== run A ==
==> flow/design.v <==
`timescale 1ns / 1ps
module apb_master#(parameter addr_width =5 , data_width = 16) (
    input bit pclk,                   
    input bit preset_n,               
    input logic pready,               
    input logic transfer,             
    input logic [data_width - 1 : 0] prdata,  
    input logic [addr_width - 1 : 0] apb_paddr,  
    input logic [data_width - 1 : 0] apb_pwdata,  
    input logic apb_control,          
    output logic [addr_width - 1 : 0] paddr,  
    output logic pselx,               
    output bit penable,               
    output logic pwrite,              
    output logic [data_width - 1 : 0] pwdata,  
    output logic [data_width / 8 - 1 : 0] pstrb,  
    output logic [data_width - 1 : 0] apb_prdata  
);
localparam logic [2:0] idle   = 3'b001;  
localparam logic [2:0] setup  = 3'b010;  
localparam logic [2:0] access = 3'b100;  
logic [2:0] present_state, next_state;   
logic [data_width - 1 : 0] temp_apb_prdata;
always_ff @(posedge pclk, negedge preset_n) begin
    if (!preset_n)
        present_state <= idle;       
    else
        present_state <= next_state;  
end
always_comb begin
    case (present_state)
        idle: begin
            if (transfer) begin
                next_state = setup;
            end else begin
                next_state = idle;
            end
        end
        setup: begin
            if (transfer) begin 
                next_state = access;
            end else begin
                next_state = idle;
            end
        end
        access: begin
            if (pready == 'b1) begin
                next_state = idle;
            end else begin
                next_state = access;  
            end
        end
        default: next_state = idle;   
    endcase
end
always_comb begin
    case (present_state)
        idle: begin
            pselx   = 'b0;   
            penable = 'b0;   
        end
        setup: begin
            pselx   = 'b1;   
            penable = 'b0;   
        end
        access: begin
            pselx   = 'b1;   
            penable = 'b1;   
        end
        default: begin
            pselx   = 'b0;
            penable = 'b0;
        end
    endcase
end           
always_comb begin
    if ((present_state == setup) || (present_state == access)) begin
        paddr = apb_paddr;  
        if (apb_control) begin  
            pwdata = apb_pwdata;
        end else begin  
            pwdata = 'b0;
        end
    end else begin  
        paddr = 'b0;
        pwdata = 'b0;
    end
end
always_ff @(posedge pclk, negedge preset_n) begin
    if (!preset_n) begin
        temp_apb_prdata <= '0;
    end else if (pready && !apb_control) begin
        temp_apb_prdata <= prdata;
    end
end
always_comb begin
    if (pwrite && pselx && penable) begin
        pstrb = {data_width / 8 {1'b1}};
    end else begin
        pstrb = 'b0;  
    end
end
assign pwrite = apb_control;
assign apb_prdata=temp_apb_prdata;
endmodule
`timescale 1ns / 1ps
module apb_slave#(
    parameter addr_width = 5,
    parameter data_width = 16
)(
    input  logic pclk,
    input  logic preset_n,
    input  logic pselx,
    input  logic penable,
    input  logic pwrite,
    input  logic [addr_width - 1 : 0] paddr,
    input  logic [data_width - 1 : 0] pwdata,
    output logic [data_width - 1 : 0] apb_spwdata,
    output logic [data_width - 1 : 0] prdata,
    output logic pready
);
    logic [data_width-1:0] mem [0:2**addr_width]; 
    typedef enum logic [1:0] {
        IDLE = 2'b00,
        SETUP = 2'b01,
        ACCESS = 2'b10
    } state_t;
    state_t present_state, next_state;
    always_ff @(posedge pclk or negedge preset_n) begin
        if (!preset_n)
            present_state <= IDLE;
        else
            present_state <= next_state;
    end 
    always_comb begin
        case (present_state)
            IDLE: begin
                if (pselx && !penable)  
                    next_state = SETUP;
                else
                    next_state = IDLE;
            end
            SETUP: begin
                if (pselx && penable)  
                    next_state = ACCESS;
                else
                    next_state = IDLE;
            end
            ACCESS: begin
                if (!pselx)  
                    next_state = IDLE;
                else
                    next_state = SETUP;  
            end
            default: next_state = IDLE;
        endcase
    end
    always_ff @(posedge pclk or negedge preset_n) begin
        if (!preset_n)
            pready <= 1'b0;
        else if (present_state == ACCESS)
            pready <= 1'b1;
        else
            pready <= 1'b0;
    end
    always_ff @(posedge pclk) begin
       if (pready && pwrite) begin
            mem[paddr] <= pwdata;
            apb_spwdata <= pwdata;
        end
    end
    always_ff @(posedge pclk) begin
        if (pready && !pwrite)
            prdata <= mem[paddr];
    end
endmodule
`timescale 1ns / 1ps
module apb_wrapper#(parameter addr_width = 5, data_width = 16)(
    input bit pclk,                   
    input bit preset_n,               
    input logic transfer,  
    input logic [addr_width - 1 : 0] apb_paddr,  
    input logic [data_width - 1 : 0] apb_pwdata,  
    input logic apb_control ,         
    output logic [data_width - 1 : 0] apb_spwdata,   
    output logic [data_width - 1 : 0] apb_prdata  
    );
    logic [addr_width-1:0] paddr;
    logic pselx;
    bit penable;
    logic pwrite;
    logic [data_width-1:0] pwdata;
    logic [data_width/8-1:0] pstrb; 
    logic                    pready;
    logic [data_width -1:0]  prdata;
    apb_master #(.addr_width(addr_width), .data_width(data_width)) DUT (
        .pclk(pclk),
        .preset_n(preset_n),
        .pready(pready),
        .transfer(transfer),
        .prdata(prdata),
        .apb_paddr(apb_paddr),
        .apb_pwdata(apb_pwdata),
        .apb_control(apb_control),
        .paddr(paddr),
        .pselx(pselx),
        .penable(penable),
        .pwrite(pwrite),
        .pwdata(pwdata),
        .pstrb(pstrb),
        .apb_prdata(apb_prdata)
    );
     apb_slave #(
        .addr_width(addr_width),
        .data_width(data_width)
    ) dut (
        .pclk       (pclk),
        .preset_n   (preset_n),
        .pselx      (pselx),
        .penable    (penable),
        .pwrite     (pwrite),
        .paddr      (paddr),
        .pwdata     (pwdata),
        .apb_spwdata(apb_spwdata),
        .prdata     (prdata),
        .pready     (pready)
    );
endmodule
==> flow/config.mk <==
export PLATFORM = sky130hd
export DESIGN_NAME = apb_wrapper
export DESIGN_NICKNAME = apb_wrapper
export VERILOG_FILES = /design/flow/design.v
export SDC_FILE = /design/flow/constraint.sdc
export NUM_CORES = 4
export LEC_CHECK = 0
export CAP_MARGIN = 20
export CORE_MARGIN = 2
export CORE_UTILIZATION = 58
export CTS_CLUSTER_DIAMETER = 48
export PLACE_DENSITY = 0.69
export SETUP_SLACK_MARGIN = 0.68
export SLEW_MARGIN = 20
export TNS_END_PERCENT = 5
==> flow/constraint.sdc <==
create_clock -name core_clock -period 3.35 [get_ports {pclk}]
set_input_delay 0.6700 -clock core_clock [delete_from_list [all_inputs] [get_ports {pclk}]]
set_output_delay 0.6700 -clock core_clock [all_outputs]
set_load 0.01 [all_outputs]
run.sh (not shown) runs the stock make flow with config.mk's settings and CLKGATE_MAP_FILE=.
Run A: done, clean on timing, DRC and antenna
Input-level comparison between run B and run A:
- removing TNS_END_PERCENT (formerly 5)
- removing SETUP_SLACK_MARGIN (formerly 0.68)
- changing CORE_UTILIZATION from 58 to 70
- removing CTS_CLUSTER_DIAMETER (formerly 48)
- removing PLACE_DENSITY (formerly 0.69)
- changing the clock period (ns, I/O delays scaled along) from 3.35 to 4.15
Notes after the runs:
- Delta (run B minus run A): routed wire length lower; total chip power decreased by about 20% relative to the old numbers; total of clock buffers placed in the layout increased by 4 relative to the old numbers; overall fraction of global-route tracks in use increased by 5.6 points relative to the old numbers; sequential share of layout area went up.
- Run B vs run A — area of all placed cells without fillers dropped by a few percent
- The share of power burned in combinational logic of run B is lower than that of run A.
- In the floorplan summary, run B is listed with a die area less than that of run A.
- Of the two values seen for beginning of the critical path, apb_paddr[1] was produced by run B and DUT.present_state[1] by run A.
#### Input delta (run C over run B)
- setting SETUP_SLACK_MARGIN to 0.83 for the first time
- changing the clock period (ns, I/O delays scaled along) from 4.15 to 3.1
Run C leaves less setup margin than run B. Taking run B as the reference, in run C reg-to-reg setup timing slack fell by 0.44 ns, via count of the first global-routing pass rose by 6.7%, routed wire length rose by about 14%. Diff run B and run C: count of non-filler cells in the finished layout higher in run C. The area overhead of the layout relative to synthesis in run C sits 8.4 points above the value recorded for run B. Summary of the comparison: number of clock buffers inserted by TritonCTS is lower in run C, relative to run B. Higher combinational-cell power consumption goes to run C over run B. Summary — number of clock-tree buffers in the layout, run C relative to run B: lower, by 7.9%. Per the comparison of run C with run B, design area climbed 7.3%; first-pass GRT wire length went up.
#### Input delta (run D over run C)
- a deleted SETUP_SLACK_MARGIN that had been 0.83
- a change of CORE_UTILIZATION from 70 to 62
- an added ABC_AREA of 1
- a change of the clock period (ns, I/O delays scaled along) from 3.1 to 2.97
Notes after the runs:
- Run C vs run D, library cell contributing the largest single delay on the critical path: sky130_fd_sc_hd__or4_4 vs sky130_fd_sc_hd__dfrtp_1
- Run D against run C; design area is up by a few percent.
- Summary of run D over run C: instance tally after logic synthesis increased about 80%, maximum clock frequency decreased 24 MHz, final standard cell count with taps included and fillers excluded increased 50%, clock insertion delay at the later pin of the skew report increased 0.05 ns.
- Path depth of the worst reg2reg path delta for run D relative to run C: 3 higher
[inputs] run E vs run D
- CORE_UTILIZATION now 70, was 62
- the clock period (ns, I/O delays scaled along) now 2.28, was 2.97
Finished, but not clean: run E, with negative setup slack.
Logic area (run E over run D): increase, about 4.6%
Changes observed in run E relative to run D: via count rose 8.4%; wire length of the first global-routing pass shows an increase of about 8%; total stage count of the critical path now larger; clock network power share has decreased; post-synthesis to final-layout area growth has increased.
Compared with run D, in run E total wire length after detailed routing increased 7.8%; sequential power increased 30%.


## cedar
Starts from the design.v that is shown in full above.
clock: 3.6 ns
lec_check: 0
cap_margin: 20
core_margin: 2
core_utilization: 72
setup_slack_margin: -0.29
slew_margin: 20
cedar closes out successfully: all stages finished, all timing, DRC and antenna checks passed.
> inputs changed (cedar -> willow)
Settings: clearing SETUP_SLACK_MARGIN, which used to be -0.29; swapping 72 for 52 in CORE_UTILIZATION; swapping 3.6 for 4.09 in the clock period (ns, I/O delays scaled along).
[summary]
willow ran to completion and came out clean on the timing, DRC and antenna checks.
In the tables for cedar and willow, global routing usage on met1 reads higher with cedar.
Compared with cedar, willow is the less power-hungry design.
Summary — internal reg-to-reg setup slack, willow relative to cedar: higher, by 230 ps.
Diff cedar..willow | total routed wirelength | negligible
Layout overhead on the synthesized area was lower in the run labelled cedar.
Between cedar and willow, final clock period utilization by the worst path is higher for cedar, willow comes in under that.
Cell area: willow vs cedar, no meaningful difference
Modified inputs, onyx compared to willow
Settings: a change of CORE_UTILIZATION from 52 to 72; an added PLACE_DENSITY_LB_ADDON of 0.06; a change of the clock period (ns, I/O delays scaled along) from 4.09 to 2.15.
==> results <==
- Relative to willow, total wirelength of the detailed-routed design increased by 31000 um in onyx.
- From willow to onyx the numbers moved as follows: wire length of the first global-routing pass picked up an extra 35%, routed via count divided by cell count +35%, average detailed-routed wire length per instance shows an increase of 51%, number of placed instances, taps included lost about 1.2%.
- | onyx | all stages done | FAIL | negative setup slack |
- Re portion of total power attributed to combinational logic: onyx is 2.4 points up on willow.
- The higher count of inserted antenna diode cells came out of onyx.
Relative to onyx, the following input files were edited for yarrow:
Settings: a deleted PLACE_DENSITY_LB_ADDON that had been 0.06; a change of CORE_UTILIZATION from 72 to 40; a change of the clock period (ns, I/O delays scaled along) from 2.15 to 5.0.
--- outcome ---
- Per the final summary, yarrow finished and its layout is clean on timing, DRC and antenna.
- Cmp onyx and yarrow / fraction of area in clock buffers and inverters / higher: yarrow
- Between onyx and yarrow, the post-layout total power is lower for yarrow.
- Re worst voltage drop across the vdd grid: onyx and yarrow aren't equal, and the higher value belongs to onyx.
- Run comparison: yarrow highest metal layer used by the detailed router met4; onyx highest metal layer used by the detailed router met5
Setup changes, yarrow to xenon
Settings: changing CORE_UTILIZATION from 40 to 10; changing the clock period (ns, I/O delays scaled along) from 5.0 to 5.06.
Critical path depth: xenon vs yarrow down 1
On xenon: overall global routing resource usage is 15 points lower than what yarrow gave.
Summary: with yarrow as the reference, weighted congestion reported at the end of routability-driven placement in xenon moved up by a few percent.
What yarrow reported for final wirelength has to be multiplied by 1.14 to get the figure for xenon.
The higher maximum number of pins on one net before global-route repair of xenon and yarrow is in yarrow.
Compared with yarrow, xenon degrades cell area.
Average wire per cell in the routed design shrinks by more than a quarter when moving from yarrow to xenon.
Between yarrow and xenon, setup slack increased.
On number of standard-cell rows in the floorplan: xenon sits above yarrow.
As far as number of synthesized register bits goes, yarrow and xenon are indistinguishable; the numbers are identical.
Looking at hold slack across xenon and yarrow, the one that comes out higher is xenon.
Power figures rest on the tool's default switching activity, not on a simulated workload.
